[design.v]
`timescale 1ns / 100ps
module top(
     input wire clk, reset,
     input wire start, si,
     output wire [3:0] an,
     output wire [7:0] sseg
    );
wire [4:0] dig3_in, dig2_in, dig1_in, dig0_in;
wire [4:0] dig3_out, dig2_out, dig1_out, dig0_out;
LF_counter top_unit
(.clk(clk), .reset(reset), .start(start), .si(si),
.dig3(dig3_in), .dig2(dig2_in), .dig1(dig1_in), .dig0(dig0_in));
my_register register_unit
(.clk(clk), .reset(reset), .data3_in(dig3_in), .data2_in(dig2_in), .data1_in(dig1_in), .data0_in(dig0_in), 
.data3_out(dig3_out), .data2_out(dig2_out), .data1_out(dig1_out), .data0_out(dig0_out));
seg7 seg7_unit
(.clk(clk), .reset(reset), .sseg(sseg), .an(an),
.in3(dig3_out), .in2(dig2_out), .in1(dig1_out), .in0(dig0_out));  
endmodule
`timescale 1ns / 100ps
module LF_counter(
     input wire clk, reset,
     input wire start, si,
     output wire [4:0] dig3, dig2, dig1, dig0
    );
reg [2:0] state_reg, state_next;
wire [15:0] prd;
wire [19:0] dvnd, dvsr, quo;
reg prd_start, div_start, b2b_start, adj_start;
wire prd_done_tick, div_done_tick, b2b_done_tick, adj_done_tick;
wire [3:0]  bcd10, bcd9, bcd8, bcd7, bcd6, bcd5, bcd4, bcd3, bcd2, bcd1, bcd0;
localparam [2:0] idle = 3'b000,
                 count = 3'b001,
                 frq = 3'b010,
                 b2b = 3'b011,
                 adjust = 3'b100;
counter counter_unit
(.clk(clk), .reset(reset), .start(prd_start), .si(si), .ready(),
.done_tick(prd_done_tick), .prd(prd));
division #(.W(20), .CBIT(6)) div_unit
(.clk(clk), .reset(reset), .start(div_start), .dvnd(dvnd), .dvsr(dvsr),
.quo(quo), .rmd(), .ready(), .done_tick(div_done_tick));
BCD b2b_unit
(.clk(clk), .reset(reset), .start(b2b_start), .bin(quo[19:0]), .ready(),
.done_tick(b2b_done_tick), .bcd10(bcd10), .bcd9(bcd9), .bcd8(bcd8), .bcd7(bcd7), .bcd6(bcd6), 
.bcd5(bcd5), .bcd4(bcd4),  .bcd3(bcd3), .bcd2(bcd2), .bcd1(bcd1), .bcd0(bcd0));
adjust adjust_unit
(.clk(clk), .reset(reset), .bcd10(bcd10), .bcd9(bcd9), .bcd8(bcd8), .bcd7(bcd7), .bcd6(bcd6),
.bcd5(bcd5), .bcd4(bcd4),  .bcd3(bcd3), .bcd2(bcd2), .bcd1(bcd1), .bcd0(bcd0), .done_tick(adj_done_tick), .start(adj_start),
.dig3(dig3), .dig2(dig2), .dig1(dig1), .dig0(dig0));
assign dvnd = 20'd1000000;  
assign dvsr =  prd;
always @(posedge clk)
  if (reset)
    state_reg <= idle;
  else
    state_reg <= state_next;
always @*
  begin
    state_next = state_reg;
    prd_start = 1'b0;
    div_start = 1'b0;
    b2b_start = 1'b0;
    adj_start = 1'b0;
      case (state_reg)
        idle: if (start) begin
              prd_start = 1'b1;
              state_next = count; end
        count: if (prd_done_tick) begin
               div_start = 1'b1;
               state_next = frq; end
        frq: if (div_done_tick) begin
             b2b_start = 1'b1;
             state_next = b2b; end
        b2b: if (b2b_done_tick) begin
             adj_start = 1'b1;
             state_next = adjust; end
        adjust: if (adj_done_tick)
                state_next = idle;
        default: state_next = idle;
      endcase
  end 
endmodule
`timescale 1ns / 100ps
module counter(
    input wire clk, reset,
    input wire start, si,
    output reg ready, done_tick,
    output wire [19:0] prd
    );
localparam [15:0] MAX_COUNTER_NUMBER = 50;  
reg [1:0] state_reg, state_next;
reg [6:0] t_reg, t_next;  
reg [19:0] p_reg, p_next;  
reg delay_reg;
wire edg;   
localparam [1:0] idle = 2'b00,
                 waite = 2'b01, 
                 count = 2'b10,
                 done = 2'b11;
always @(posedge clk)
  if (reset)
    begin
      state_reg <= idle;
      t_reg <= 0;
      p_reg <= 0;
      delay_reg <= 0;
    end
  else
    begin
      state_reg <= state_next;
      t_reg <= t_next;
      p_reg <= p_next;
      delay_reg <= si; 
    end
 assign edg = ~delay_reg & si;
always @*
  begin
    state_next = state_reg;
    ready = 1'b0;
    done_tick = 1'b0;
    t_next = t_reg;
    p_next = p_reg;
    case (state_reg)
      idle: begin ready = 1'b1;
              if (start == 1)
                state_next = waite;
            end
      waite: if (edg == 1) begin  
             state_next = count;
             t_next = 0;
             p_next = 0; end
      count: if (edg == 1)  
               state_next = done;
             else begin  
               t_next = t_reg + 1;
                 if (t_reg == MAX_COUNTER_NUMBER - 1) begin
                   t_next = 0;
                   p_next = p_reg + 1; end
               end
       done: begin done_tick = 1'b1;
               state_next = idle; end
       default: state_next = idle;
     endcase
  end
assign prd = p_reg;
endmodule
`timescale 1ns / 100ps
module division
#(
parameter W = 8,
         CBIT = 4  
 )
(
    input wire clk, reset,
    input wire start,
    input wire [W-1:0] dvsr, dvnd,
    output reg ready, done_tick,
    output wire [W-1:0] quo, rmd
    );
reg [1:0] state_reg, state_next;
reg [W-1:0] rh_reg, rh_next, rl_reg, rl_next, rh_tmp;
reg [W-1:0] d_reg, d_next;
reg [CBIT-1:0] n_reg, n_next;
reg q_bit;
localparam [1:0] idle = 2'b00,
                 op = 2'b01,
                 last = 2'b10,
                 done = 2'b11;
always @(posedge clk)
  if (reset)
    begin
      state_reg <= idle;
      rh_reg <= 0;
      rl_reg <= 0;
      n_reg <= 0;
      d_reg <= 0;
    end
  else
    begin
      state_reg <= state_next;
      rh_reg <= rh_next;
      rl_reg <= rl_next;
      d_reg <= d_next;
      n_reg <= n_next;
    end
always @*
  begin
    ready = 1'b0;
    done_tick = 1'b0;
    state_next = state_reg;
    n_next = n_reg;
    d_next = d_reg;
    rh_next = rh_reg;
    rl_next = rl_reg;
    case (state_reg)
      idle: begin ready = 1'b1;
              if (start) begin
                rh_next = 0;
                rl_next = dvnd;  
                d_next = dvsr;  
                n_next = W;  
                state_next = op; end end
      op: begin  
          rl_next = {rl_reg [W-2:0], q_bit};
          rh_next = {rh_tmp [W-2:0], rl_reg[W-1]};
          n_next = n_reg - 1;
            if (n_reg == 1) state_next = last;
          end
      last: begin
              rl_next = {rl_reg[W-2:0], q_bit};
              rh_next = rh_tmp;
              state_next = done; end
      done: begin 
              done_tick = 1'b1;
              state_next = idle; end
      default: state_next = idle;
   endcase
  end
always @*
  if (rh_reg >= d_reg) begin
    rh_tmp = rh_reg - d_reg;
    q_bit = 1'b1; end
  else begin
    rh_tmp = rh_reg;
    q_bit = 1'b0; end
assign quo = rl_reg;
assign rmd = rh_reg;
endmodule
`timescale 1ns / 100ps
module BCD(
    input wire [19:0] bin,
    input wire clk, reset, start,
    output reg ready, done_tick,
    output wire [3:0] bcd10, bcd9, bcd8, bcd7, bcd6, bcd5, bcd4, bcd3, bcd2, bcd1, bcd0
    );
reg [19:0] p2s_reg, p2s_next;  
reg [1:0] state_reg, state_next;
reg [3:0] bcd10_reg, bcd9_reg, bcd8_reg, bcd7_reg, bcd6_reg, bcd5_reg, bcd4_reg, bcd3_reg, bcd2_reg, bcd1_reg, bcd0_reg;
wire [3:0] bcd10_tmp, bcd9_tmp, bcd8_tmp, bcd7_tmp, bcd6_tmp, bcd5_tmp, bcd4_tmp, bcd3_tmp, bcd2_tmp, bcd1_tmp, bcd0_tmp;
reg [3:0] bcd10_next, bcd9_next, bcd8_next, bcd7_next, bcd6_next, bcd5_next, bcd4_next, bcd3_next, bcd2_next, bcd1_next, bcd0_next;
reg [6:0] n_reg, n_next;  
 localparam [1:0] idle = 2'b00,
                  op = 2'b01,
                  done = 2'b10;
always @(posedge clk)
  begin
    if (reset)
      begin
        p2s_reg <= 0;
        state_reg <= idle;
        n_reg <= 0;
        bcd10_reg <= 0;
        bcd9_reg <= 0;
        bcd8_reg <= 0;
        bcd7_reg <= 0;
        bcd6_reg <= 0;
        bcd5_reg <= 0;
        bcd4_reg <= 0;
        bcd3_reg <= 0;
        bcd2_reg <= 0;
        bcd1_reg <= 0;
        bcd0_reg <= 0;
      end
    else
      begin
         p2s_reg <= p2s_next;
         state_reg <= state_next;
         n_reg <= n_next;
         bcd10_reg <= bcd10_next;
         bcd9_reg <= bcd9_next;
         bcd8_reg <= bcd8_next;
         bcd7_reg <= bcd7_next;
         bcd6_reg <= bcd6_next;
         bcd5_reg <= bcd5_next;
         bcd4_reg <= bcd4_next;
         bcd3_reg <= bcd3_next;
         bcd2_reg <= bcd2_next;
         bcd1_reg <= bcd1_next;
         bcd0_reg <= bcd0_next;
       end
   end
always @*
  begin
    state_next = state_reg;
    p2s_next = p2s_reg;
    n_next = n_reg;
    bcd10_next = bcd10_reg;
    bcd9_next = bcd9_reg;
    bcd8_next = bcd8_reg;
    bcd7_next = bcd7_reg;
    bcd6_next = bcd6_reg;
    bcd5_next = bcd5_reg;
    bcd4_next = bcd4_reg;
    bcd3_next = bcd3_reg;
    bcd2_next = bcd2_reg;
    bcd1_next = bcd1_reg;
    bcd0_next = bcd0_reg;
    ready = 1'b0;
    done_tick = 1'b0;
      case (state_reg)
        idle: begin ready = 1'b1;
               if (start == 1'b1) begin
               state_next = op;
               n_next = 6'b010100;  
               bcd10_next = 0;
               bcd9_next = 0;
               bcd8_next = 0;
               bcd7_next = 0;
               bcd6_next = 0;
               bcd5_next = 0;
               bcd4_next = 0;
               bcd3_next = 0;
               bcd2_next = 0;
               bcd1_next = 0;
               bcd0_next = 0;
               p2s_next = bin; end end
        op: begin p2s_next = p2s_reg << 1;
            bcd0_next = {bcd0_tmp [2:0], p2s_reg [19]};
            bcd1_next = {bcd1_tmp [2:0], bcd0_tmp [3]};
            bcd2_next = {bcd2_tmp [2:0], bcd1_tmp [3]};
            bcd3_next = {bcd3_tmp [2:0], bcd2_tmp [3]};
            bcd4_next = {bcd4_tmp [2:0], bcd3_tmp [3]};
            bcd5_next = {bcd5_tmp [2:0], bcd4_tmp [3]};
            bcd6_next = {bcd6_tmp [2:0], bcd5_tmp [3]};
            bcd7_next = {bcd7_tmp [2:0], bcd6_tmp [3]};
            bcd8_next = {bcd8_tmp [2:0], bcd7_tmp [3]};
            bcd9_next = {bcd9_tmp [2:0], bcd8_tmp [3]};
            bcd10_next = {bcd10_tmp [2:0], bcd9_tmp [3]};
            n_next = n_reg - 1;
              if (n_next == 0)
                state_next = done;
            end
        done: begin done_tick = 1'b1;
              state_next = idle; end
        default: state_next = idle;
      endcase
  end
assign bcd0_tmp = (bcd0_reg > 4) ? bcd0_reg + 3 : bcd0_reg;
assign bcd1_tmp = (bcd1_reg > 4) ? bcd1_reg + 3 : bcd1_reg;
assign bcd2_tmp = (bcd2_reg > 4) ? bcd2_reg + 3 : bcd2_reg;
assign bcd3_tmp = (bcd3_reg > 4) ? bcd3_reg + 3 : bcd3_reg;
assign bcd4_tmp = (bcd4_reg > 4) ? bcd4_reg + 3 : bcd4_reg;
assign bcd5_tmp = (bcd5_reg > 4) ? bcd5_reg + 3 : bcd5_reg;
assign bcd6_tmp = (bcd6_reg > 4) ? bcd6_reg + 3 : bcd6_reg;
assign bcd7_tmp = (bcd7_reg > 4) ? bcd7_reg + 3 : bcd7_reg;
assign bcd8_tmp = (bcd8_reg > 4) ? bcd8_reg + 3 : bcd8_reg;
assign bcd9_tmp = (bcd9_reg > 4) ? bcd9_reg + 3 : bcd9_reg;
assign bcd10_tmp = (bcd10_reg > 4) ? bcd10_reg + 3 : bcd10_reg;
assign bcd10 = bcd10_reg;
assign bcd9 = bcd9_reg;
assign bcd8 = bcd8_reg;
assign bcd7 = bcd7_reg;
assign bcd6 = bcd6_reg;
assign bcd5 = bcd5_reg;
assign bcd4 = bcd4_reg;
assign bcd3 = bcd3_reg;
assign bcd2 = bcd2_reg;
assign bcd1 = bcd1_reg;
assign bcd0 = bcd0_reg;
endmodule
`timescale 1ns / 100ps
module adjust(
    input wire clk, reset,
    input wire start,
    input wire [3:0] bcd10, bcd9, bcd8, bcd7, bcd6, bcd5, bcd4, bcd3, bcd2, bcd1, bcd0,
    output wire [4:0] dig3, dig2, dig1, dig0,
    output reg done_tick, ready
    );
reg [1:0] state_reg, state_next;
reg [4:0] bcd10_reg, bcd9_reg, bcd8_reg, bcd7_reg, bcd6_reg, bcd5_reg, bcd4_reg, bcd3_reg, bcd2_reg, bcd1_reg, bcd0_reg;
reg [4:0] bcd10_next, bcd9_next, bcd8_next, bcd7_next, bcd6_next, bcd5_next, bcd4_next, bcd3_next, bcd2_next, bcd1_next, bcd0_next;
localparam [1:0] idle = 2'b00,
                 op = 2'b01,
                 done = 2'b10;
always @(posedge clk)
  if (reset)
    begin
      state_reg <= 0;
      bcd0_reg <= 0;
      bcd1_reg <= 0;
      bcd2_reg <= 0;
      bcd3_reg <= 0;
      bcd4_reg <= 0;
      bcd5_reg <= 0;
      bcd6_reg <= 0;
      bcd7_reg <= 0;
      bcd8_reg <= 0;
      bcd9_reg <= 0;
      bcd10_reg <= 0;
    end
  else
    begin
      state_reg <= state_next;
      bcd0_reg <= bcd0_next;
      bcd1_reg <= bcd1_next;
      bcd2_reg <= bcd2_next;
      bcd3_reg <= bcd3_next;
      bcd4_reg <= bcd4_next;
      bcd5_reg <= bcd5_next;
      bcd6_reg <= bcd6_next;
      bcd7_reg <= bcd7_next;
      bcd8_reg <= bcd8_next;
      bcd9_reg <= bcd9_next;
      bcd10_reg <= bcd10_next;
    end
always @*
  begin
    state_next = state_reg;
    bcd0_next = bcd0_reg;
    bcd1_next = bcd1_reg;
    bcd2_next = bcd2_reg;
    bcd3_next = bcd3_reg;
    bcd4_next = bcd4_reg;
    bcd5_next = bcd5_reg;
    bcd6_next = bcd6_reg;
    bcd7_next = bcd7_reg;
    bcd8_next = bcd8_reg;
    bcd9_next = bcd9_reg;
    bcd10_next = bcd10_reg;
    done_tick = 1'b0;
    ready = 1'b0;
      case (state_reg) idle: begin ready = 1'b1;
                               if (start == 1'b1) begin
                               bcd0_next = {1'b1, bcd0};
                               bcd1_next = {1'b0, bcd1};
                               bcd2_next = {1'b0, bcd2};
                               bcd3_next = {1'b0, bcd3};
                               bcd4_next = {1'b0, bcd4};
                               bcd5_next = {1'b0, bcd5};
                               bcd6_next = {1'b0, bcd6};
                               bcd7_next = {1'b0, bcd7};
                               bcd8_next = {1'b0, bcd8};
                               bcd9_next = {1'b0, bcd9};
                               bcd10_next = {1'b0, bcd10};
                               state_next = op; end
                             else state_next = idle; end
                       op: if (bcd10_next == 0) begin
                             {bcd10_next, bcd9_next, bcd8_next, bcd7_next, bcd6_next, bcd5_next, bcd4_next, bcd3_next, bcd2_next, bcd1_next, bcd0_next} =
                             {bcd10_next, bcd9_next, bcd8_next, bcd7_next, bcd6_next, bcd5_next, bcd4_next, bcd3_next, bcd2_next, bcd1_next, bcd0_next} << 5;
                             end
                           else
                             state_next = done;
                      done: begin done_tick = 1'b1;
                            state_next = idle; end
                      default: state_next = idle;
        endcase
  end
assign dig3 = bcd10_reg;
assign dig2 = bcd9_reg;
assign dig1 = bcd8_reg;
assign dig0 = bcd7_reg; 
endmodule
`timescale 1ns / 100ps
module my_register(
    input wire clk, reset,
    input wire [4:0] data3_in, data2_in, data1_in, data0_in,
    output reg [4:0] data3_out, data2_out, data1_out, data0_out
    );
always @(posedge clk)
  if (reset)
    begin
      data3_out <= 0; 
      data2_out <= 0;  
      data1_out <= 0;  
      data0_out <= 0;
    end
  else
    begin
      data3_out <= data3_in;   
      data2_out <= data2_in; 
      data1_out <= data1_in; 
      data0_out <= data0_in;   
    end
endmodule
`timescale 1ns / 100ps
module seg7(
    input wire clk, reset,
    input wire [4:0] in3, in2, in1, in0,
    output reg [3:0] an,  
    output reg [7:0] sseg  
    );
localparam N = 18;
reg [N-1:0] q_reg;
wire [N-1:0] q_next;
reg [3:0] hex_in;
wire [3:0] digit3, digit2, digit1, digit0;
wire  dot3, dot2, dot1, dot0;
reg dot;
assign digit3 = in3 [3:0];
assign digit2 = in2 [3:0];
assign digit1 = in1 [3:0];
assign digit0 = in0 [3:0];
assign dot3 = in3 [4];
assign dot2 = in2 [4];
assign dot1 = in1 [4];
assign dot0 = in0 [4];
always @(posedge clk)
  if (reset)
    q_reg <= 0; 
  else
    q_reg <= q_next;
assign q_next = q_reg + 1;
always @*
begin
  case (q_reg[N-1:N-2])
    2'b00:
      begin
        an = 4'b1110;
        hex_in = digit0;
        dot = dot0;
      end
    2'b01:
      begin
        an = 4'b1101;
        hex_in = digit1;
        dot = dot1;
      end
    2'b10:
      begin
        an = 4'b1011;
        hex_in = digit2;
        dot = dot2;
      end
    default:
      begin
        an = 4'b0111;
        hex_in = digit3;
        dot = dot3;
      end
    endcase
end
always @*
  begin
    case (hex_in)
      4'h0: sseg [6:0] = 7'b1111110;
      4'h1: sseg [6:0] = 7'b0110000;
      4'h2: sseg [6:0] = 7'b1101101;
      4'h3: sseg [6:0] = 7'b1111001;
      4'h4: sseg [6:0] = 7'b0110011;
      4'h5: sseg [6:0] = 7'b1011011;
      4'h6: sseg [6:0] = 7'b1011111;
      4'h7: sseg [6:0] = 7'b1110000;
      4'h8: sseg [6:0] = 7'b1111111;
      4'h9: sseg [6:0] = 7'b1111011;
      4'ha: sseg [6:0] = 7'b1110111;
      4'hb: sseg [6:0] = 7'b0011111;
      4'hc: sseg [6:0] = 7'b1001110;
      4'hd: sseg [6:0] = 7'b0111101;
      4'he: sseg [6:0] = 7'b1001111;
      default: sseg [6:0] =  7'b1000111;  
    endcase
    sseg[7] = dot;
  end
endmodule
[run.sh]
#!/bin/bash
# the make line also repeats each setting of config.mk as NAME=value (left out here)
make -C /OpenROAD-flow-scripts/flow DESIGN_CONFIG=/design/flow/config.mk WORK_HOME=/design/flow/orfs CLKGATE_MAP_FILE= finish
[config.mk]
export PLATFORM = sky130hd
export DESIGN_NAME = top
export DESIGN_NICKNAME = top
export VERILOG_FILES = /design/flow/design.v
export SDC_FILE = /design/flow/constraint.sdc
export NUM_CORES = 4
export LEC_CHECK = 0
export ABC_AREA = 1
export CAP_MARGIN = 20
export CELL_PAD_IN_SITES_GLOBAL_PLACEMENT = 1
export CORE_MARGIN = 2
export CORE_UTILIZATION = 26
export GPL_TIMING_DRIVEN = 1
export SETUP_SLACK_MARGIN = 1.92
export SLEW_MARGIN = 20
export TNS_END_PERCENT = 50
[constraint.sdc]
create_clock -name core_clock -period 10.0 [get_ports {clk}]
set_input_delay 2.0000 -clock core_clock [delete_from_list [all_inputs] [get_ports {clk}]]
set_output_delay 2.0000 -clock core_clock [all_outputs]
set_load 0.01 [all_outputs]
==> notes.md, run 1 <==
The layout was made with Yosys and OpenROAD.

The detailed router's first-iteration violation count is 526. The critical path's top delay family is buffers and inverters. The sum of negative setup slack is 0 ps. The combinational cell fraction of total power is 0.100.

The maximum operating frequency is 189.7 MHz. The area growth from synthesis to layout is 13.48%. The part of the power in the clock network is 0.471. The buffering stage count on the worst path with inverters included is 2. The buffers inserted during post-CTS setup optimization is 0.

The top-level port count is 16. The post-place instance area is 0.01420 sq mm. The total internal power is 0.001888 W. The final instance area is 0.01530 sq mm.

The critical path endpoint category is a primary output. The yosys warning tally is 8. The number of library cell types mapped by synthesis is 49. The worst setup slack after layout is 4729 ps. The critical path launch point is seg7_unit.q_reg[16].

The tool warning count is 35. The hold-fix buffer count after cts is 0. The power report lists the sequential group at 0.00109 W. CTS saw 269 sinks. The horizontal extent of the die is 231.7 microns. The first global-routing pass estimated 58.93 mm of wire. The final critical-path share of the clock period is 0.5271. The yosys-reported design area after synthesis is 0.01349 sq mm. Per the power-grid run, VDD falls by no more than 0.07136 mV. The synthesized design contains 269 register bits.

Of the synthesized area, sequential elements account for 0.3993. The worst clock skew is 25.63 ps. On the reported timing paths, the clock transition at the registers reads 50 ps. Looking at the max-slew report, the worst-margin pin has a slew of 980.9 ps. Per the STA report, the cell with the highest stage delay on the worst path is clkdlybuf4s50_1.

Synthesis handed over a netlist of 1943 instances. Before CTS, the worst setup slack after placement is 5292 ps. The sequential fraction of design power is 0.429. The hold path startpoint is top_unit.adjust_unit.bcd10_reg[2]. The largest stage delay on the critical path is 570 ps. The maximum level of the CTS H-tree is 2.

The final weighted congestion recorded by global placement is 0.8082. After synthesis, the share of cell area in mux cells is 0. The number of fill cells in the layout is 5618. Yosys mapped a number of flops with a built-in enable equal to 0. Ranked by total cell area, the synthesized netlist is headed by dfxtp_1, nand2_1, inv_1. Power spread over the standard cell area amounts to 165.9 mW/mm^2.

The cell-mix breakdown from Yosys lists the adder-cell area share as 0.04045. The routing layer with the top usage in global route is met2. The number of global-route vias before repair is 11480. The number of nets at the end of the flow is 1969.

The largest family of logic cells by area is simple AND/OR/NAND/NOR gates. The post-CTS resize count is 0. The group that draws the most power in this run is the clock network. The depth of the worst hold-timing path is 2. The number of antenna violations at the first check in global routing was 1.

The longest clock path from root to sink contains 3 buffers. For this design the static power due to leakage is 5.856 nW. The worst register-to-register path has a depth of 8.

The region available for standard cell placement spans 0.05130 sq mm. The worst reg2reg path endpoint is top_unit.adjust_unit.bcd2_reg[1]. The biggest area consumer among synthesized cells is dfxtp_1. The die footprint is 0.05371 sq mm. The fraction of power spent switching nets is 0.2561.

On met3, the global router reports a usage of 0.02554. The type of the worst setup path is reg -> out. The total overflow reported by the global router is 0. Per the timing report, the most critical flop-to-flop path originates at top_unit.adjust_unit.bcd10_reg[2]. The combinational power is 0.000254 W. The number of nets at floorplan is 1990.

The clock period could shrink to 5271 ps. The number of port buffers is 15. The floorplan has 83 rows. Across all register-to-register paths, the minimum setup slack is 7100 ps. Counting the buffers created by CTS gives 34. The total stage count of the critical path is 9. The routed layout reports a DRC error count of 0.

The clock root buffer is clkbuf_16. The worst setup path is launched from a flop. The dominant register cell is dfxtp_1. The synthesis report gives the async set-or-reset register share as 0. The average footprint of a synthesized cell is 6.941 sq um. TritonCTS built the clock tree. The worst max-slew margin expressed relative to the limit is 0.3445. The routed layout has 11960 vias. The floorplan die height is 231.7 microns. The number of nets still failing antenna checks after routing is 0. The HPWL after detailed placement is 23.59 mm. The number of cells in the yosys synthesis report is 1943. Setup repair after global routing left no endpoint under its margin.

The clock network power consumption is 0.00120 W. The reported net switching power is 0.0006501 W. The largest net degree at the start of global routing is 62.

In the global route stage, overall resource usage came out at 0.1330. In the hold report, the worst path ends at register_unit.data3_out[2]. At the later pin of the worst-skew pair, clock insertion delay measures 530 ps. The endpoint of the worst setup timing path is sseg[3]. TritonRoute output was used to compute an average wire per cell of 13.36 microns. Sorting the synthesized cells by how often they occur yields nand2_1, dfxtp_1, inv_1.

Per the detail_route report, inserted antenna diodes total 0. The cell-mix breakdown from Yosys lists the simple-gate area share as 0.2717. The critical path goes through nand2_1 > o21ai_0 > inv_1 > ha_1 > nand2_1 > nand2_1 > a21oi_1 > a31oi_1 > clkdlybuf4s50_1. The share of synthesized area in the top cell type comes to 0.3993. The cell-mix breakdown from Yosys lists the compound-gate area share as 0.1733. The flow ran to the end and the layout has no timing, DRC or antenna violations. Note that the worst hold path type here is reg -> reg. Per the finish-stage timing summary, setup violations number 0. The synthesized netlist occupies a cell area of 0.01349 sq mm. The largest fanout on the critical path is 11. The number of maximum-capacitance constraint violations is 0. Looking at the gate-level netlist, the highest instance count belongs to nand2_1. The routed design has 35.06 mm of wire. Before antenna repair, the detailed router went through 5 iterations.

The XOR/XNOR share of the synthesized area is 0.01364. The final timing report lists a max-slew violation count of 0. The global routing usage on met1 is 0.1741. The final hold violation count recorded for this run is 0. The required time of the critical path is 8000 ps.

The cell repeated most along the worst path is nand2_1. At the worst endpoint, the arrival time is 3270 ps. The fraction of the core area occupied by cells at floorplan is 0.2629. The via-per-instance ratio is 4.557.

The met2 track demand over resource in global routing is 0.2216.
stage by stage:
stage,std cells,hold WS [ps],util,power [W]
finish,2625,443.2,0.2983,0.002538
global route,2625,463.8,0.2983,0.002669
CTS,2625,441.9,0.2983,0.002593
detailed placement,2566,436.8,0.2768,0.001367
global placement,2566,432.0,0.2768,0.001365
floorplan,1943,410.9,-,0.001312
per-layer routing:
metal | up-vias | share of wire | wire (microns)
met5 | - | 0.00037 | 13
met4 | 2 | 0.019 | 666
met3 | 41 | 0.032 | 1108
met2 | 125 | 0.46 | 15970
met1 | 5508 | 0.49 | 17300
li1 | 6287 | - | -
area by class of cell:
class,instances,area (sq um),area share
clock buffers,52,1028,0.06721
clock inverters,7,73.82,0.004824
inverters,263,988.4,0.06459
multi-input cells,1327,6738,0.4403
flip-flops and latches,269,5386,0.3520
well taps,680,850.8,0.05560
repair buffers,27,237.7,0.01553
==> run 2: changes to the inputs <==
Settings changed: ABC_AREA 1 to default, CAP_MARGIN 20 to 40, CELL_PAD_IN_SITES_DETAIL_PLACEMENT from default to 0, CELL_PAD_IN_SITES_GLOBAL_PLACEMENT 1 to default, CORE_ASPECT_RATIO from default to 1.59, CORE_UTILIZATION 26 to 72, CTS_CLUSTER_SIZE from default to 99, GPL_TIMING_DRIVEN 1 to default, HOLD_SLACK_MARGIN from default to 0.26, MAX_ROUTING_LAYER from default to met5, SETUP_SLACK_MARGIN 1.92 to 0.14, TNS_END_PERCENT 50 to default.
Clock period 10.0 ns to 3.23 ns, I/O delays scaled along.
==> notes.md, run 2 <==
The layout was made with Yosys and OpenROAD.

The all-layer global routing usage is 0.2899 (+0.1569). The largest net degree at the start of global routing is 122 (+97%). The number of cells in the yosys synthesis report came to 1492 (-23%). Setup repair after global routing could not meet its margin everywhere. The depth of the worst hold-timing path is 2 (unchanged).

The count of state elements after synthesis is 269 (unchanged). The final hold slack is 454.2 ps (+10.95 ps). The horizontal extent of the die is 109.2 microns (-53%).

The critical path starts at seg7_unit.q_reg[16]. The via-per-instance ratio came to 6.104 (+34%). The critical path in this run is classified as reg -> out. The static leakage is 4.852 nW (-17%).

For reference, the critical path is captured by sseg[3]. The combinational cell fraction of total power is 0.020 (-0.080). The post-synthesis cell count is 1492 (-23%).

The minimum period implied by the final worst setup slack is 3114 ps. The floorplan die height was 171.3 microns (-26%). The total stage count of the critical path is 6 (-3). STA classifies the critical path startpoint as a flop.

On the critical path the largest part of the delay comes from multiplexers. The register share after synthesis is 0.4248 (+0.02542). The reported sequential group power is 0.00334 W (+210%). The hold path startpoint is top_unit.b2b_unit.p2s_reg[0]. The average footprint of a synthesized cell is 8.498 sq um (+22%). The yosys warning tally is 8 (unchanged). The number of maximum-capacitance constraint violations is 0 (unchanged). The number of nets at the end of the flow came to 1538 (-22%). The total internal power is 0.004945 W (+160%). The number of sinks on the clock net is 269 (unchanged). The number of max-slew violations in the final report was 0 (unchanged). The final critical-path share of the clock period was 0.9641 (+0.4370). The top-level port count is 16 (unchanged). Sorting the synthesized cells by area gives the leading types as dfxtp_1, nor2_1, mux2i_1. The reported net switching power is 0.001291 W (+99%). The multiplexer share of the synthesized area is 0.06622 (+0.06622).

The clock tree from TritonCTS is done. The number of instances in the placed design was 1668 (-35%). The part of the power in the clock network is 0.444 (-0.027).

The clock-pin slew reported for the worst setup and hold paths after clock tree synthesis came to 60 ps (about the same). The maximum VDD drop is 0.4449 mV (+520%). The critical path endpoint category is a primary output. The post-synthesis simple-gate area fraction is 0.1976 (-0.07409). The data arrival time at the worst-slack endpoint is 2470 ps (-800 ps).

The tool warning count is 42 (+20%). For hold timing, the worst endpoint is top_unit.b2b_unit.p2s_reg[0]. For reference, the critical path cell chain is mux4_2 > ha_4 > inv_1 > mux4_2 > inv_2 > buf_6. The die footprint is 0.01871 sq mm (-65%). The fraction of the core area occupied by cells at floorplan is 0.7286 (+0.4657).

The hold violation total from the final report was 0 (unchanged). The sum of negative setup slack came to 0 ps (unchanged). The worst max-slew margin expressed relative to the limit is 0.4872 (+0.1427). The number of buffers on the longest clock path is 3 (unchanged). The mean routed wirelength per cell is 15.96 microns (+19%). The total CTS buffers is 25 (-26%).

The fraction of power spent switching nets is 0.2070 (-0.04913). The biggest area consumer among synthesized cells is dfxtp_1. The dominant register cell is dfxtp_1. In the synthesized netlist, the dominant kind of combinational cell is simple AND/OR/NAND/NOR gates. The transition time of the tightest slew-check pin is 768.2 ps (-212.8 ps).

The biggest power consumer among the groups is registers. The global-route wire length before repair is 44.96 mm (-24%). The setup violation total in the final timing report is 0 (unchanged). The buffering stage count on the worst path with inverters included was 3 (+1). The run finished with no timing, DRC or antenna violations. Counting stages on the worst path, the most repeated cell is mux4_2.

The area fraction in full adders, half adders and majority gates came to 0.04303 (+0.002575). The clock root buffer is clkbuf_16. The fraction of registers with async set or reset after synthesis is 0 (unchanged). The cell type of the slowest stage on the worst timing path is mux4_2. The number of antenna violations at the first check in global routing was 0 (-1).

The largest fanout on the critical path is 4 (-7). The area growth from synthesis to layout is 9.839%. The netlist area before placement is 0.01268 sq mm (-6.0%). The XOR/XNOR share of the synthesized area is 0.04145 (+0.02781).

The core occupancy in the finished layout was 0.8003 (+0.5020). The non-filler instance count after layout came to 1727 (-34%). The largest stage delay on the critical path is 580 ps (about the same). The most frequently used library cell after synthesis is dfxtp_1.

The number of global-route vias before repair is 9848 (-14%). The count of flip-flops with a built-in enable after synthesis was 0 (unchanged). Yosys reports that the most numerous cell types are dfxtp_1, nor2_1, nand2_1.

The remaining design rule violation count was 0 (unchanged). The number of detailed-routing iterations run before antenna repair is 5 (unchanged). The area inside the core boundary is 0.01740 sq mm (-66%). The number of nets at floorplan is 1539 (-23%). The source-to-sink clock delay at the later pin of the worst-skew pair was 520 ps (about the same).

The maximum level of the CTS H-tree is 1 (-1). The power per unit of standard cell area came to 447.8 mW/mm^2 (+170%). The complex-gate fraction of the synthesized area is 0.1777 (+0.004420).

The endpoint identified for the worst register-to-register timing path is top_unit.div_unit.rh_reg[8]. The share of Yosys cell area claimed by the top area cell type is 0.4248 (+0.02542). The global placement routability congestion is 0.9095 (+13%). The maximum operating frequency is 321.1 MHz.

The via count is 10540 (-12%). The number of fill cells in the layout was 1234 (-78%). The HPWL after detailed placement is 17.85 mm (-24%). The number of port buffers is 15 (unchanged).

The minimum setup slack among reg-to-reg paths is 400 ps (-6700 ps). The required time of the critical path is 2580 ps (-5420 ps). The standard-cell row count is 61 (-27%). The detailed router's first-iteration violation count is 712 (+35%).

The clock network power consumption is 0.00277 W (+130%). The combinational power is 0.000126 W (-50%). The worst hold path class is reg -> reg. The yosys-reported design area after synthesis came to 0.01268 sq mm (-6.0%). The worst clock skew was 9.320 ps (-16.30 ps). The final wirelength is 27.56 mm (-21%).

The number of library cell types mapped by synthesis came to 74 (+51%). The total overflow reported by the global router is 0 (unchanged). The worst reg-to-reg path cell count was 10 (+2). The number of nets still failing antenna checks after routing is 0 (unchanged). The sequential fraction of design power was 0.536 (+0.107). The start of the worst register-to-register path is top_unit.div_unit.rh_reg[0].
[run 2: final cells by class]
class | count | area, sq um | area share
clock buffer | 39 | 748.2 | 0.05373
timing repair buffer | 58 | 489.2 | 0.03513
antenna | 1 | 2.502 | 0.0001797
clock inverter | 3 | 18.77 | 0.001348
inverter | 76 | 285.3 | 0.02049
tap | 220 | 275.3 | 0.01977
multi-input combinational | 1061 | 6716 | 0.4823
sequential | 269 | 5390 | 0.3871
[run 2: layer usage]
metal  vias to the layer above  share of wire  track usage
met1                      5034           0.41       0.3447
met4                         0          0.026       0.1013
met2                       209           0.53       0.5355
li1                       5246              -            -
met3                        52          0.035      0.02804
met5                         -              0            0
[run 2: repair_timing]
item / CTS / global route
endpoints found under the hold margin: 0 / 0
gates cloned: 0 / 0
setup buffers: 11 / 5
setup endpoints to repair: 7 / 6
resized: 15 / 21
hold buffers: 0 / 0
[run 2: metrics by stage]
| stage | setup WS [ps] | instance area [sq um] | power, W |
|---|---|---|---|
| global route | 55.42 | 13920 | 0.006417 |
| floorplan | 391.2 | 12680 | 0.003503 |
| CTS | 8.684 | 13870 | 0.006271 |
| detailed placement | 105.4 | 13020 | 0.003539 |
| global placement | 154.9 | 13020 | 0.003537 |
| finish | 115.9 | 13930 | 0.006236 |
==> run 3: changes to the inputs <==
Settings changed: CAP_MARGIN 40 to 20, CELL_PAD_IN_SITES_DETAIL_PLACEMENT 0 to default, CORE_ASPECT_RATIO 1.59 to default, CORE_UTILIZATION 72 to 67, CTS_CLUSTER_SIZE 99 to default, HOLD_SLACK_MARGIN 0.26 to default, MAX_ROUTING_LAYER met5 to default, SETUP_SLACK_MARGIN 0.14 to 1.62.
Clock period 3.23 ns to 5.89 ns, I/O delays scaled along.
==> notes.md, run 3 <==
The layout was made with Yosys and OpenROAD.

The sum of negative setup slack came to 0 ps (unchanged). Setup repair after global routing left no endpoint under its margin. The mean routed wirelength per cell is 15.37 microns (-3.7%). The largest share of the power goes to the clock network. The final instance area was 0.01390 sq mm (-0.16%). The combinational power is 0.0000645 W (-49%). The biggest area consumer among synthesized cells is dfxtp_1. The number of port buffers came to 15 (unchanged).

The transition time of the tightest slew-check pin came to 966.8 ps (+198.6 ps). The fraction of registers with async set or reset after synthesis is 0 (unchanged). The largest net degree at the start of global routing was 101 (-17%). The number of nets still failing antenna checks after routing is 0 (unchanged). The number of nets at floorplan came to 1539 (unchanged). The count of state elements after synthesis is 269 (unchanged). The standard-cell row count is 50 (-18%). The maximum VDD drop came to 0.2722 mV (-39%). The clock tree from TritonCTS is done.

The number of cells in the yosys synthesis report was 1492 (unchanged). The clock network power consumption was 0.00188 W (-32%). The start of the worst register-to-register path is top_unit.div_unit.rh_reg[11].

The all-layer global routing usage came to 0.2640 (-0.02593). The post-place instance area is 0.01289 sq mm (-1.0%). The HPWL after detailed placement is 17.25 mm (-3.4%). The reported net switching power is 0.0007779 W (-40%). For this run, the top clock speed supported by timing is 241.9 MHz. The dominant cell by count in the synthesized netlist is dfxtp_1. The remaining design rule violation count is 0 (unchanged).

The setup violation total in the final timing report was 0 (unchanged). The worst-case hold path end point is top_unit.div_unit.d_reg[6]. The die footprint was 0.02004 sq mm (+7.1%).

The buffers inserted during post-CTS setup optimization is 0 (-11). The complex-gate fraction of the synthesized area was 0.1777 (unchanged). The worst reg2reg path endpoint is top_unit.div_unit.rh_reg[9]. The worst reg-to-reg path cell count is 8 (-2). The total overflow reported by the global router is 0 (unchanged). Per STA, the worst path is made up of mux4_2 > ha_1 > inv_1 > mux4_2 > inv_1 > clkdlybuf4s50_1. The number of max-slew violations in the final report is 0 (unchanged). The number of maximum-capacitance constraint violations is 0 (unchanged). The reported sequential group power is 0.00183 W (-45%). The count of flip-flops with a built-in enable after synthesis is 0 (unchanged).

The global-route wire length before repair was 45.22 mm (+0.58%). The worst max-slew margin expressed relative to the limit is 0.3542 (-0.1330). Grouping stages by cell kind, the critical path spends the most delay in multiplexers. The minimum period implied by the final worst setup slack is 4134 ps. The yosys warning tally was 8 (unchanged). The sequential fraction of design power came to 0.485 (-0.051). Between the synthesized netlist and the finished layout, the area growth was recorded as 9.661%. The multiplexer share of the synthesized area is 0.06622 (unchanged). The number of sinks on the clock net is 269 (unchanged). The tool warning count is 39 (-7.1%). The yosys-reported design area after synthesis is 0.01268 sq mm (unchanged). The count of inserted antenna diode cells is 0 (-1). OpenSTA lists the critical path startpoint as seg7_unit.q_reg[16]. The register share after synthesis came to 0.4248 (unchanged). The maximum level of the CTS H-tree is 1 (unchanged). The hold violation total from the final report is 0 (unchanged). The dominant register cell is dfxtp_1. The total CTS buffers was 29 (+16%). The cell type of the slowest stage on the worst timing path is mux4_2. The number of buffers on the longest clock path was 3 (unchanged). The final wirelength was 26.42 mm (-4.1%). The source-to-sink clock delay at the later pin of the worst-skew pair came to 540 ps (+20 ps).

The final critical-path share of the clock period was 0.7018 (-0.2623). The fraction of the core area occupied by cells at floorplan is 0.6801 (-0.04851). In the synthesized netlist, the cells that appear most often are dfxtp_1, nor2_1, nand2_1. The number of detailed-routing iterations run before antenna repair was 5 (unchanged).

The detailed router's first-iteration violation count is 612 (-14%). The via count came to 10250 (-2.8%). The number of global-route vias before repair came to 9653 (-2.0%).

The average footprint of a synthesized cell is 8.498 sq um (unchanged). The post-synthesis simple-gate area fraction was 0.1976 (unchanged). The total stage count of the critical path came to 6 (unchanged). The netlist area before placement is 0.01268 sq mm (unchanged). The share of Yosys cell area claimed by the top area cell type is 0.4248 (unchanged). The part of the power in the clock network is 0.498 (+0.054). The largest fanout on the critical path is 11 (+7). The clock-pin slew reported for the worst setup and hold paths after clock tree synthesis is 60 ps (about the same). The most critical setup path has its endpoint at sseg[3]. The power per unit of standard cell area is 271.8 mW/mm^2 (-39%). STA classifies the critical path startpoint as a flop. The area inside the core boundary is 0.01864 sq mm (+7.1%). The total internal power was 0.003001 W (-39%). The largest stage delay on the critical path was 600 ps (+20 ps). The fraction of power spent switching nets is 0.2059 (-0.001128). The post-synthesis cell count came to 1492 (unchanged). The critical path in this run is classified as reg -> out. The area fraction in full adders, half adders and majority gates is 0.04303 (unchanged). The required time of the critical path came to 4710 ps (+2130 ps). The combinational cell fraction of total power is 0.017 (-0.003).

The buffering stage count on the worst path with inverters included is 3 (unchanged). The number of nets at the end of the flow is 1510 (-1.8%). The worst clock skew was 12.24 ps (+2.919 ps).

The flow ran to the end and the layout has no timing, DRC or antenna violations. The number of library cell types mapped by synthesis is 74 (unchanged). After synthesis, the cell types taking the most area are dfxtp_1, nor2_1, mux2i_1. For the worst min-delay path, the startpoint reported by OpenROAD is top_unit.div_unit.d_reg[6]. The number of antenna violations at the first check in global routing came to 0 (unchanged). The XOR/XNOR share of the synthesized area is 0.04145 (unchanged).

Looking at the clock tree report, the root buffer type is clkbuf_16. The worst hold path class is reg -> reg. The data arrival time at the worst-slack endpoint was 2960 ps (+490 ps). The via-per-instance ratio is 5.960 (-2.3%).

The minimum setup slack among reg-to-reg paths is 2670 ps (+2270 ps). The worst setup path is captured at a primary output. The global placement routability congestion is 0.8626 (-5.2%). The horizontal extent of the die was 141.6 microns (+30%).

The floorplan die height is 141.6 microns (-17%). Among the non-sequential cells, simple AND/OR/NAND/NOR gates take the most area. The top-level port count was 16 (unchanged). The depth of the worst hold-timing path was 2 (unchanged). The static leakage is 4.801 nW (-1.1%).
[run 3: timing repair]
action	4_1_cts	5_1_grt
pin swaps	0	0
resized	1	1
endpoints found under the setup margin	2	1
hold buffers	0	0
[run 3: per-stage QoR]
step           total power, W  hold slack (ps)  instances  worst slack [ps]    util
2_1_floorplan        0.001921            423.2       1492              2519       -
3_3_place_gp         0.001937            438.5       1665              2046  0.6912
3_5_place_dp         0.001937            449.1       1665              2005  0.6912
4_1_cts              0.003802            457.0       1718              1651  0.7448
5_1_grt              0.003884            473.9       1719              1634  0.7458
6_report             0.003779            453.5       1719              1756  0.7458
[run 3: cell type report]
cell class | count | area [sq um]
fill | 1459 | 4740
tap | 234 | 292.8
multi-input combinational | 1061 | 6695
timing repair buffer | 26 | 241.5
clock buffer | 43 | 838.3
inverter | 76 | 285.3
sequential | 269 | 5390
clock inverter | 10 | 160.2
[run 3: layer usage]
metal / routed length (microns) / up-vias / GRT usage / share of wire
li1: - / 5191 / - / -
met1: 13030 / 4854 / 0.3764 / 0.49
met2: 12030 / 166 / 0.4338 / 0.46
met3: 1008 / 35 / 0.03240 / 0.038
met4: 349 / 0 / 0.05737 / 0.013
met5: 0 / - / 0 / 0
==> run 4: changes to the inputs <==
Settings changed: ABC_AREA from default to 1, CAP_MARGIN 20 to 5, CELL_PAD_IN_SITES_DETAIL_PLACEMENT from default to 2, CELL_PAD_IN_SITES_GLOBAL_PLACEMENT from default to 1, CORE_UTILIZATION 67 to 40, CTS_CLUSTER_SIZE from default to 99, HOLD_SLACK_MARGIN from default to 0.26, MAX_ROUTING_LAYER from default to met5, MIN_ROUTING_LAYER from default to met2, PLACE_DENSITY from default to 0.43, SETUP_SLACK_MARGIN 1.62 to 0.97, TNS_END_PERCENT from default to 30.
Clock period 5.89 ns to 4.67 ns, I/O delays scaled along.
==> notes.md, run 4 <==
The layout was made with Yosys and OpenROAD.

The clock-pin slew reported for the worst setup and hold paths after clock tree synthesis is 60 ps (about the same). The standard-cell row count was 67 (+34%). The report lists the cells along the critical path as inv_1 > nor2_4 > nand2_1 > nand3_1 > o21ai_4 > inv_1 > ha_1 > nand2_1 > nor2_1 > a31oi_1 > clkdlybuf4s50_1. The total overflow reported by the global router is 0 (unchanged). The count of flip-flops with a built-in enable after synthesis came to 0 (unchanged). The number of port buffers is 15 (unchanged). The area inside the core boundary is 0.03336 sq mm (+79%). The clock root buffer is clkbuf_16. The mean routed wirelength per cell was 18.20 microns (+18%). The static leakage is 5.863 nW (+22%).

The biggest area consumer among synthesized cells is dfxtp_1. The top-level port count is 16 (unchanged). The via-per-instance ratio is 7.374 (+24%). The combinational cell fraction of total power was 0.109 (+0.092). The worst reg2reg path endpoint is top_unit.adjust_unit.bcd9_reg[3]. The worst clock skew is 16.31 ps (+4.073 ps). The cell family contributing the most delay on the critical path is buffers and inverters. The worst setup path is of the reg -> out kind.

The smallest clock period supported by the final layout is computed as 3704 ps. The number of max-slew violations in the final report is 0 (unchanged). The via count is 17670 (+72%). STA classifies the critical path endpoint as a primary output.

The multiplexer share of the synthesized area was 0 (-0.06622). The hold violation total from the final report is 0 (unchanged). The core occupancy in the finished layout is 0.4510 (-0.2947). After synthesis, the most frequently instantiated cells are nand2_1, dfxtp_1, inv_1. The worst reg-to-reg path cell count is 6 (-2).

The worst max-slew margin expressed relative to the limit came to 0.3092 (-0.04507). The main area contributors are dfxtp_1, nand2_1, inv_1. The run finished with no timing, DRC or antenna violations. The met3 layer usage reported by global route came to 0.4859 (+0.4535).

The largest net degree at the start of global routing is 132 (+31%). The routing layer with the top usage in global route is met3. Setup repair after global routing could not meet its margin everywhere. The data arrival time at the worst-slack endpoint is 2770 ps (-190 ps). Based on the critical path, the design can be clocked at up to 269.9 MHz.

The number of detailed-routing iterations run before antenna repair is 5 (unchanged). The met2 track demand over resource in global routing is 0.4627 (+0.02885). The power per unit of standard cell area came to 361.5 mW/mm^2 (+33%). The largest family of logic cells by area is simple AND/OR/NAND/NOR gates.

TritonCTS built the clock tree. The critical path launch point is seg7_unit.q_reg[16]. The largest stage delay on the critical path is 570 ps (-30 ps). The transition time of the tightest slew-check pin was 1034 ps (+67.02 ps).

The largest fanout on the critical path was 10 (-1). The number of sinks on the clock net was 269 (unchanged). The timing report shows that the slowest cell on the worst path is clkdlybuf4s50_1. The reported net switching power is 0.001515 W (+95%).

The endpoint of the worst setup timing path is sseg[2]. The depth of the worst hold-timing path is 1 (-1). The maximum VDD drop is 0.3039 mV (+12%). The complex-gate fraction of the synthesized area is 0.1733 (-0.004420). The fraction of registers with async set or reset after synthesis is 0 (unchanged). The HPWL after detailed placement is 28.19 mm (+63%). The sum of negative setup slack is 0 ps (unchanged).

The floorplan die height is 187.6 microns (+33%). The worst hold path class is reg -> reg. The number of nets still failing antenna checks after routing is 0 (unchanged).

The reported sequential group power came to 0.00233 W (+27%). The number of nets at the end of the flow was 1970 (+30%). The global placement routability congestion is 0.8499 (-1.5%). The total internal power is 0.003925 W (+31%). The total CTS buffers came to 31 (+6.9%). The number of global-route vias before repair is 20520 (+110%). The share of Yosys cell area claimed by the top area cell type was 0.3993 (-0.02542).

The buffering stage count on the worst path with inverters included is 3 (unchanged). The final critical-path share of the clock period is 0.7932 (+0.09143). The required time of the critical path came to 3740 ps (-970 ps). The XOR/XNOR share of the synthesized area came to 0.01364 (-0.02781). The flow measured a signed area growth from synthesis to layout of 11.59%. The source-to-sink clock delay at the later pin of the worst-skew pair is 580 ps (+40 ps). The setup violation total in the final timing report is 0 (unchanged).

The number of buffers on the longest clock path is 3 (unchanged). The final wirelength is 43.61 mm (+65%). The critical path startpoint category is a flop. The part of the power in the clock network is 0.463 (-0.035). The detailed router's first-iteration violation count is 1873 (+210%). The global-route wire length before repair came to 71.26 mm (+58%). The die footprint is 0.03520 sq mm (+76%). The horizontal extent of the die is 187.6 microns (+33%).

The yosys warning tally is 8 (unchanged). The number of cells in the yosys synthesis report is 1943 (+30%). The post-synthesis simple-gate area fraction came to 0.2717 (+0.07409). Sorting the synthesis cell report by count puts at the top nand2_1. The post-synthesis cell count is 1943 (+30%). The remaining design rule violation count is 0 (unchanged).

The count of state elements after synthesis is 269 (unchanged). The fraction of the core area occupied by cells at floorplan is 0.4042 (-0.2759). The group that draws the most power in this run is the clock network. The worst-case hold path end point is seg7_unit.q_reg[0]. The startpoint identified for the worst hold timing path is seg7_unit.q_reg[0]. The number of antenna violations at the first check in global routing was 0 (unchanged). Post-synth the commonest register cell is dfxtp_1. The fraction of power spent switching nets is 0.2786 (+0.07270). The minimum setup slack among reg-to-reg paths is 1450 ps (-1220 ps). The clock network power consumption is 0.00252 W (+34%). The netlist area before placement is 0.01349 sq mm (+6.4%). The tool warning count is 41 (+5.1%). The total stage count of the critical path is 11 (+5). The all-layer global routing usage is 0.3672 (+0.1032). The global routing usage on met1 was 0 (-0.3764). Per the timing report, the most critical flop-to-flop path originates at top_unit.adjust_unit.state_reg[2]. The maximum level of the CTS H-tree is 1 (unchanged). The sequential fraction of design power is 0.428 (-0.057).

The combinational power is 0.000591 W (+820%). The average footprint of a synthesized cell came to 6.941 sq um (-18%). The count of inserted antenna diode cells is 0 (unchanged). The area fraction in full adders, half adders and majority gates was 0.04045 (-0.002575).

The number of library cell types mapped by synthesis is 49 (-34%). The yosys-reported design area after synthesis is 0.01349 sq mm (+6.4%). The register share after synthesis is 0.3993 (-0.02542). The number of nets at floorplan was 1990 (+29%). The number of maximum-capacitance constraint violations was 0 (unchanged).
-- run 4: metrics by stage --
stage	std cells	total power, W	area [sq um]	hold slack (ps)	setup WS [ps]
after global routing	2396	0.005632	15050	474.4	840.9
final	2396	0.005440	15050	448.8	965.6
after floorplan	1943	0.002810	13490	410.9	1851
after CTS	2395	0.005426	15020	448.7	947.3
after global placement	2336	0.002920	13940	430.4	1106
after detailed placement	2336	0.002942	13940	441.6	923.7
-- run 4: layout make-up --
class,instances,area [sq um]
well taps,448,560.5
multi-input cells,1327,6787
flip-flops and latches,269,5394
inverters,263,988.4
repair buffers,31,282.8
clock inverters,18,186.4
fillers,4012,18320
clock buffers,40,849.6
-- run 4: timing repair --
item,4_1_cts,5_1_grt
setup buffers,1,1
resized,17,6
setup endpoints to repair,7,7
hold buffers,0,0
-- run 4: metal layers --
| metal | share of wire | vias up | wire [microns] |
|---|---|---|---|
| met3 | 0.40 | 262 | 17430 |
| met2 | 0.56 | 4924 | 24220 |
| met4 | 0.045 | 0 | 1962 |
| met1 | 0 | 6243 | 0 |
| li1 | - | 6240 | - |
| met5 | 0 | - | 0 |
==> run 5: changes to the inputs <==
Settings changed: CAP_MARGIN 5 to 20, CELL_PAD_IN_SITES_DETAIL_PLACEMENT 2 to default, CELL_PAD_IN_SITES_GLOBAL_PLACEMENT 1 to default, CORE_UTILIZATION 40 to 55, CTS_CLUSTER_SIZE 99 to 85, GPL_TIMING_DRIVEN from default to 0, HOLD_SLACK_MARGIN 0.26 to default, MAX_ROUTING_LAYER met5 to default, MIN_ROUTING_LAYER met2 to default, PLACE_DENSITY 0.43 to default, PLACE_DENSITY_LB_ADDON from default to 0.16, SETUP_SLACK_MARGIN 0.97 to default, TNS_END_PERCENT 30 to default.
Clock period 4.67 ns to 4.41 ns, I/O delays scaled along.
==> notes.md, run 5 <==
The layout was made with Yosys and OpenROAD.

The final instance area is 0.01507 sq mm (+0.15%). The clock period could shrink to 4013 ps. The worst hold path begins at top_unit.adjust_unit.bcd9_reg[4]. The power per unit of standard cell area was 375.7 mW/mm^2 (+3.9%). The largest family of logic cells by area is simple AND/OR/NAND/NOR gates. The post-synthesis simple-gate area fraction is 0.2717 (unchanged). The non-filler instance count after layout is 2336 (-2.5%). The count of flip-flops with a built-in enable after synthesis is 0 (unchanged). The register share after synthesis was 0.3993 (unchanged). The start of the worst register-to-register path is top_unit.div_unit.rh_reg[0]. The number of maximum-capacitance constraint violations came to 0 (unchanged).

The buffering stage count on the worst path with inverters included is 3 (unchanged). The required time of the critical path came to 3530 ps (-210 ps). The number of nets at the end of the flow is 2036 (+3.4%).

After synthesis, the most frequently instantiated cells are nand2_1, dfxtp_1, inv_1. The global placement routability congestion is 0.9234 (+8.6%). The area inside the core boundary was 0.02418 sq mm (-28%).

The clock network power consumption is 0.00258 W (+2%). The total overflow reported by the global router is 0 (unchanged). The total stage count of the critical path is 10 (-1). The area taken by flip-flops and latches came to 0.005385 sq mm (-0.16%). The final critical-path share of the clock period was 0.9101 (+0.1168).

The remaining design rule violation count is 0 (unchanged). The via-per-instance ratio is 5.440 (-26%). The number of detailed-routing iterations run before antenna repair was 5 (unchanged).

STA classifies the critical path endpoint as a primary output. The depth of the worst hold-timing path is 2 (+1). In this run the critical path is formed by buf_2 > nand2_1 > o21ai_0 > inv_1 > ha_1 > nand2_1 > nand2_1 > a21oi_1 > a31oi_1 > clkdlybuf4s50_1.

The mean routed wirelength per cell is 14.54 microns (-20%). The highest clock rate this design can be run at is 249.2 MHz. The endpoint of the worst setup timing path is sseg[3].

The maximum level of the CTS H-tree was 1 (unchanged). The combinational cell fraction of total power is 0.108 (about the same). The most numerous cell type found on the critical path is nand2_1.

The XOR/XNOR share of the synthesized area is 0.01364 (unchanged). The wire length on met1 came to 15.95 mm (+15.95 mm). The global-route wire length before repair is 56.63 mm (-21%). The detailed router's first-iteration violation count was 1100 (-41%).

The area growth from synthesis to layout is 11.76%. The total area of multi-input combinational cells is 0.006730 sq mm (-0.83%). The horizontal extent of the die is 160.6 microns (-14%). The timing report attributes the biggest portion of critical-path delay to buffers and inverters. The slowest stage of the critical path is the o21ai_0 cell. The biggest power consumer among the groups is the clock network.

The sum of negative setup slack is 0 ps (unchanged). The tool warning count was 35 (-15%). The number of antenna violations at the first check in global routing is 0 (unchanged). Tracing the worst setup path back leads to its startpoint at seg7_unit.q_reg[17]. The static leakage was 5.966 nW (+1.8%). The final hold slack is 432.4 ps (-16.46 ps). The post-place instance area is 0.01404 sq mm (+0.74%). The largest fanout on the critical path is 9 (-1).

The source-to-sink clock delay at the later pin of the worst-skew pair is 550 ps (-30 ps). The yosys-reported design area after synthesis is 0.01349 sq mm (unchanged). The number of max-slew violations in the final report came to 0 (unchanged). The number of library cell types mapped by synthesis was 49 (unchanged). The worst reg-to-reg path cell count is 14 (+8). In this run the top signal layer used is met4. TritonCTS built the clock tree.

The data arrival time at the worst-slack endpoint came to 3130 ps (+360 ps). Setup repair after global routing left no endpoint under its margin. The number of buffers on the longest clock path is 3 (unchanged). The multiplexer share of the synthesized area came to 0 (unchanged). The minimum setup slack among reg-to-reg paths is 2020 ps (+570 ps). The via count was 12710 (-28%). The post-layout total power is 0.005662 W (+4.1%).

The largest net degree at the start of global routing came to 15 (-89%). The part of the power in the clock network is 0.456 (-0.007). The number of nets at floorplan is 1990 (unchanged). The worst-case hold path end point is register_unit.data2_out[4]. The sequential fraction of design power is 0.435 (+0.007). The worst max-slew margin expressed relative to the limit is 0.4652 (+0.1561). Per the synth stats, the flop cell with the highest instance count is dfxtp_1. The number of port buffers was 15 (unchanged). The die footprint is 0.02579 sq mm (-27%). The top-level port count is 16 (unchanged). The run finished with no timing, DRC or antenna violations. The number of cells in the yosys synthesis report was 1943 (unchanged). The count of inserted antenna diode cells is 0 (unchanged). The area fraction in full adders, half adders and majority gates is 0.04045 (unchanged). The maximum VDD drop is 0.3096 mV (+1.9%). The hold-fix buffer count after cts is 0 (unchanged). The combinational power is 0.000613 W (+3.7%). The netlist area before placement was 0.01349 sq mm (unchanged). The post-synthesis cell count is 1943 (unchanged). The reported net switching power was 0.001443 W (-4.8%). The standard-cell row count is 57 (-15%).

The fraction of the core area occupied by cells at floorplan is 0.5578 (+0.1536). The all-layer global routing usage was 0.2632 (-0.1040). The share of Yosys cell area claimed by the top area cell type is 0.3993 (unchanged).

The transition time of the tightest slew-check pin is 802.1 ps (-231.7 ps). STA lists the endpoint of the worst register-to-register path as top_unit.div_unit.rh_reg[12]. The number of sinks on the clock net is 269 (unchanged). The met2 wire length came to 15.16 mm (-37%).

The fraction of power spent switching nets is 0.2548 (-0.02371). The number of global-route vias before repair was 11670 (-43%). The path class of the tightest hold or removal check is reg -> reg. The largest stage delay on the critical path is 590 ps (+20 ps). The number of instances in the placed design is 2282 (-2.3%). The fraction of registers with async set or reset after synthesis was 0 (unchanged). The total CTS buffers is 29 (-6.5%).

The setup violation total in the final timing report was 0 (unchanged). The reported sequential group power was 0.00246 W (+6%). The complex-gate fraction of the synthesized area is 0.1733 (unchanged). The hold violation total from the final report came to 0 (unchanged).

The clock-pin slew reported for the worst setup and hold paths after clock tree synthesis is 60 ps (about the same). The number of nets still failing antenna checks after routing was 0 (unchanged). The worst clock skew is 9.006 ps (-7.306 ps). The buffers inserted during post-CTS setup optimization is 0 (-1). The critical path startpoint category is a flop. The number of fill cells in the layout is 2229 (-44%). The post-CTS resize count is 0 (-17).

The type of the worst setup path is reg -> out. For reference, the top cells by area after synthesis are dfxtp_1, nand2_1, inv_1. The average footprint of a synthesized cell came to 6.941 sq um (unchanged). The yosys warning tally is 8 (unchanged). The final wirelength is 33.96 mm (-22%).

The HPWL after detailed placement is 24.73 mm (-12%). The floorplan die height is 160.6 microns (-14%). dfxtp_1 takes more of the synthesized area than any other cell.

The total internal power is 0.004219 W (+7.5%). Clock tree synthesis selected as its root buffer the cell clkbuf_16. The dominant cell by count in the synthesized netlist is nand2_1.

The wire length on met3 is 2.317 mm (-87%). The count of state elements after synthesis is 269 (unchanged).
[run 5: per-layer routing]
| layer | GRT usage | up-vias |
|---|---|---|
| li1 | - | 6425 |
| met1 | 0.3692 | 5890 |
| met2 | 0.4334 | 347 |
| met3 | 0.03642 | 47 |
| met4 | 0.05733 | 0 |
| met5 | 0 | - |
[run 5: per-stage QoR]
| step | worst slack [ps] | util |
|---|---|---|
| 6_report | 396.6 | 0.6234 |
| 5_1_grt | 109.3 | 0.6234 |
| 4_1_cts | 353.6 | 0.6234 |
| 3_5_place_dp | 936.5 | 0.5808 |
| 3_3_place_gp | 989.3 | 0.5808 |
| 2_1_floorplan | 1643 | - |
[run 5: cell type report]
| type | count | share of cell area |
|---|---|---|
| timing repair buffer | 15 | 0.009963 |
| sequential | 269 | 0.3573 |
| clock inverter | 13 | 0.01187 |
| buffer | 84 | 0.02540 |
| multi-input combinational | 1327 | 0.4466 |
| clock buffer | 41 | 0.05645 |
| tap | 324 | 0.02690 |
| inverter | 263 | 0.06550 |
==> run 6: changes to the inputs <==
Settings changed: ABC_AREA 1 to 0, CELL_PAD_IN_SITES_GLOBAL_PLACEMENT from default to 0, CORE_MARGIN 2 to 8, CORE_UTILIZATION 55 to 26, CTS_CLUSTER_SIZE 85 to 81, GPL_ROUTABILITY_DRIVEN from default to 0, MIN_ROUTING_LAYER from default to met2, PLACE_DENSITY_LB_ADDON 0.16 to default, SETUP_SLACK_MARGIN from default to 1.92, TNS_END_PERCENT from default to 95.
Clock period 4.41 ns to 10.0 ns, I/O delays scaled along.
==> notes.md, run 6 <==
The layout was made with Yosys and OpenROAD.

The reported net switching power is 0.0004760 W (-67%). The transition time of the tightest slew-check pin is 971.5 ps (+169.4 ps). The cell type of the slowest stage on the worst timing path is mux4_2. The yosys warning tally was 8 (unchanged). The all-layer global routing usage is 0.1709 (-0.09228). The number of antenna violations at the first check in global routing is 0 (unchanged). The largest part of the power goes to registers. The post-synthesis simple-gate area fraction was 0.1976 (-0.07409). The combinational cell fraction of total power was 0.023 (-0.085). The total internal power is 0.001654 W (-61%).

The number of instances in the placed design is 2128 (-6.7%). The start of the worst register-to-register path is top_unit.div_unit.rh_reg[0]. The reported sequential group power is 0.00108 W (-56%). The HPWL after detailed placement is 22.83 mm (-7.7%). The clock-pin slew reported for the worst setup and hold paths after clock tree synthesis is 60 ps (about the same).

The dominant cell by count in the synthesized netlist is dfxtp_1. The yosys-reported design area after synthesis is 0.01268 sq mm (-6.0%). The fraction of the core area occupied by cells at floorplan was 0.2612 (-0.2966). The data arrival time at the worst-slack endpoint is 3420 ps (+290 ps). The post-CTS resize count came to 0 (unchanged). Of all cell types, the one taking the most synthesized area is dfxtp_1.

The capture point of the critical path was reported as sseg[3]. The clock network power consumption was 0.00100 W (-61%). The area inside the core boundary is 0.04855 sq mm (+100%).

The worst clock skew came to 21.86 ps (+12.85 ps). The netlist area before placement is 0.01268 sq mm (-6.0%). The die footprint is 0.05609 sq mm (+120%). Setup repair after global routing left no endpoint under its margin. The post-synthesis cell count is 1492 (-23%). The floorplan die height came to 236.8 microns (+47%). The core occupancy in the finished layout was 0.2977 (-0.3256).

The buffering stage count on the worst path with inverters included was 4 (+1). The source-to-sink clock delay at the later pin of the worst-skew pair is 550 ps (about the same). The depth of the worst hold-timing path is 2 (unchanged). The standard-cell row count was 81 (+42%). The setup violation total in the final timing report came to 0 (unchanged). The mean routed wirelength per cell is 15.11 microns (+3.9%). Static timing analysis puts the maximum clock frequency at 184.6 MHz.

The worst reg-to-reg path cell count came to 11 (-3). TritonCTS built the clock tree. The final critical-path share of the clock period is 0.5419 (-0.3682).

The largest fanout on the critical path is 10 (+1). The power per unit of standard cell area came to 147.4 mW/mm^2 (-61%). The number of nets at floorplan is 1539 (-23%). The area growth from synthesis to layout is 14.00%. The part of the power in the clock network is 0.470 (+0.014). The number of max-slew violations in the final report is 0 (unchanged).

The buffers inserted during post-CTS setup optimization was 0 (unchanged). The number of port buffers came to 14 (-1). The final wirelength is 32.92 mm (-3.1%). The hold-fix buffer count after cts came to 0 (unchanged). The number of global-route vias before repair was 15500 (+33%). The flow ran to the end and the layout has no timing, DRC or antenna violations. The minimum period implied by the final worst setup slack is 5419 ps. The total stage count of the critical path is 7 (-3). Hold analysis lists the worst path endpoint as top_unit.div_unit.d_reg[4]. The share of Yosys cell area claimed by the top area cell type is 0.4248 (+0.02542). The sequential fraction of design power came to 0.507 (+0.072). The count of state elements after synthesis came to 269 (unchanged).

The multiplexer share of the synthesized area is 0.06622 (+0.06622). Per the hold report, the tightest min-delay path originates at top_unit.div_unit.d_reg[4]. The static leakage is 4.792 nW (-20%). The largest family of logic cells by area is simple AND/OR/NAND/NOR gates. Per report_power, the Combinational row totals 0.0000498 W.

The number of buffers on the longest clock path is 3 (unchanged). The area fraction in full adders, half adders and majority gates is 0.04303 (+0.002575). The average footprint of a synthesized cell came to 8.498 sq um (+22%).

The number of maximum-capacitance constraint violations was 0 (unchanged). The root buffer cell chosen for the clock tree is clkbuf_16. The via count is 14860 (+17%).

The count of flip-flops with a built-in enable after synthesis is 0 (unchanged). The largest stage delay on the critical path is 670 ps (+80 ps). The number of nets still failing antenna checks after routing is 0 (unchanged).

The number of detailed-routing iterations run before antenna repair is 12 (+7). For reference, the top cells by area after synthesis are dfxtp_1, nor2_1, mux2i_1. The horizontal extent of the die came to 236.8 microns (+47%). The maximum VDD drop is 0.1523 mV (-51%). The report lists the cells along the critical path as buf_1 > mux4_2 > ha_1 > inv_1 > mux4_2 > inv_1 > clkdlybuf4s50_1. The fraction of power spent switching nets is 0.2235 (-0.03139). The non-filler instance count after layout is 2178 (-6.8%). The XOR/XNOR share of the synthesized area was 0.04145 (+0.02781).

The kind of cell with the highest combined delay along the critical path is multiplexers. Per the timing report, the most critical flop-to-flop path finishes at top_unit.div_unit.rh_reg[7]. The critical path startpoint category is a flop. The tool warning count came to 35 (unchanged). The required time of the critical path was 8000 ps (+4470 ps). The number of nets at the end of the flow came to 1583 (-22%). The via-per-instance ratio is 6.821 (+25%).

The complex-gate fraction of the synthesized area is 0.1777 (+0.004420). The register share after synthesis came to 0.4248 (+0.02542). The maximum level of the CTS H-tree is 1 (unchanged). The detailed router's first-iteration violation count is 2893 (+160%). For reference, the critical path is launched at seg7_unit.q_reg[16]. The number of cells in the yosys synthesis report is 1492 (-23%).

The sum of negative setup slack is 0 ps (unchanged). The largest net degree at the start of global routing is 14 (-1). The number of sinks on the clock net is 269 (unchanged).

The number of library cell types mapped by synthesis is 74 (+51%). The hold violation total from the final report is 0 (unchanged). The total overflow reported by the global router was 0 (unchanged). The remaining design rule violation count was 0 (unchanged). The minimum setup slack among reg-to-reg paths came to 6730 ps (+4710 ps). The type of the worst setup path is reg -> out.

STA classifies the critical path endpoint as a primary output. For this run, the leading register cell type out of synthesis is dfxtp_1. The worst max-slew margin expressed relative to the limit came to 0.3523 (-0.1129).

The top-level port count is 16 (unchanged). The global-route wire length before repair is 53.01 mm (-6.4%). The worst hold path class is reg -> reg. After synthesis, the most frequently instantiated cells are dfxtp_1, nor2_1, nand2_1. The total CTS buffers is 28 (-3.4%). The fraction of registers with async set or reset after synthesis is 0 (unchanged).
## run 6: metrics by stage
step | cell area (sq um) | power, W | worst slack, ps | hold slack [ps]
6_report | 14450 | 0.002130 | 4581 | 452.9
5_1_grt | 14450 | 0.002196 | 4354 | 478.4
4_1_cts | 14450 | 0.002132 | 4509 | 458.4
3_5_place_dp | 13600 | 0.001150 | 5089 | 444.1
3_3_place_gp | 13600 | 0.001150 | 5133 | 438.7
2_1_floorplan | 12680 | 0.001132 | 5807 | 423.2
## run 6: per-layer routing
metal | GRT usage | share of wire | vias up
li1 | - | - | 5268
met1 | - | 0 | 5279
met2 | 0.2069 | 0.51 | 3886
met3 | 0.2267 | 0.40 | 418
met4 | 0.03127 | 0.086 | 6
met5 | 0.04185 | 0.0043 | -
## run 6: layout make-up
type	instances	area, sq um
flip-flops and latches	269	5385
fillers	5076	34090
inverters	76	285.3
plain buffers	86	339.1
repair buffers	14	140.1
diodes	1	2.502
clock inverters	3	15.01
clock buffers	46	839.6
well taps	622	778.2
multi-input cells	1061	6669
Power figures rest on the tool's default switching activity, not on a simulated workload.
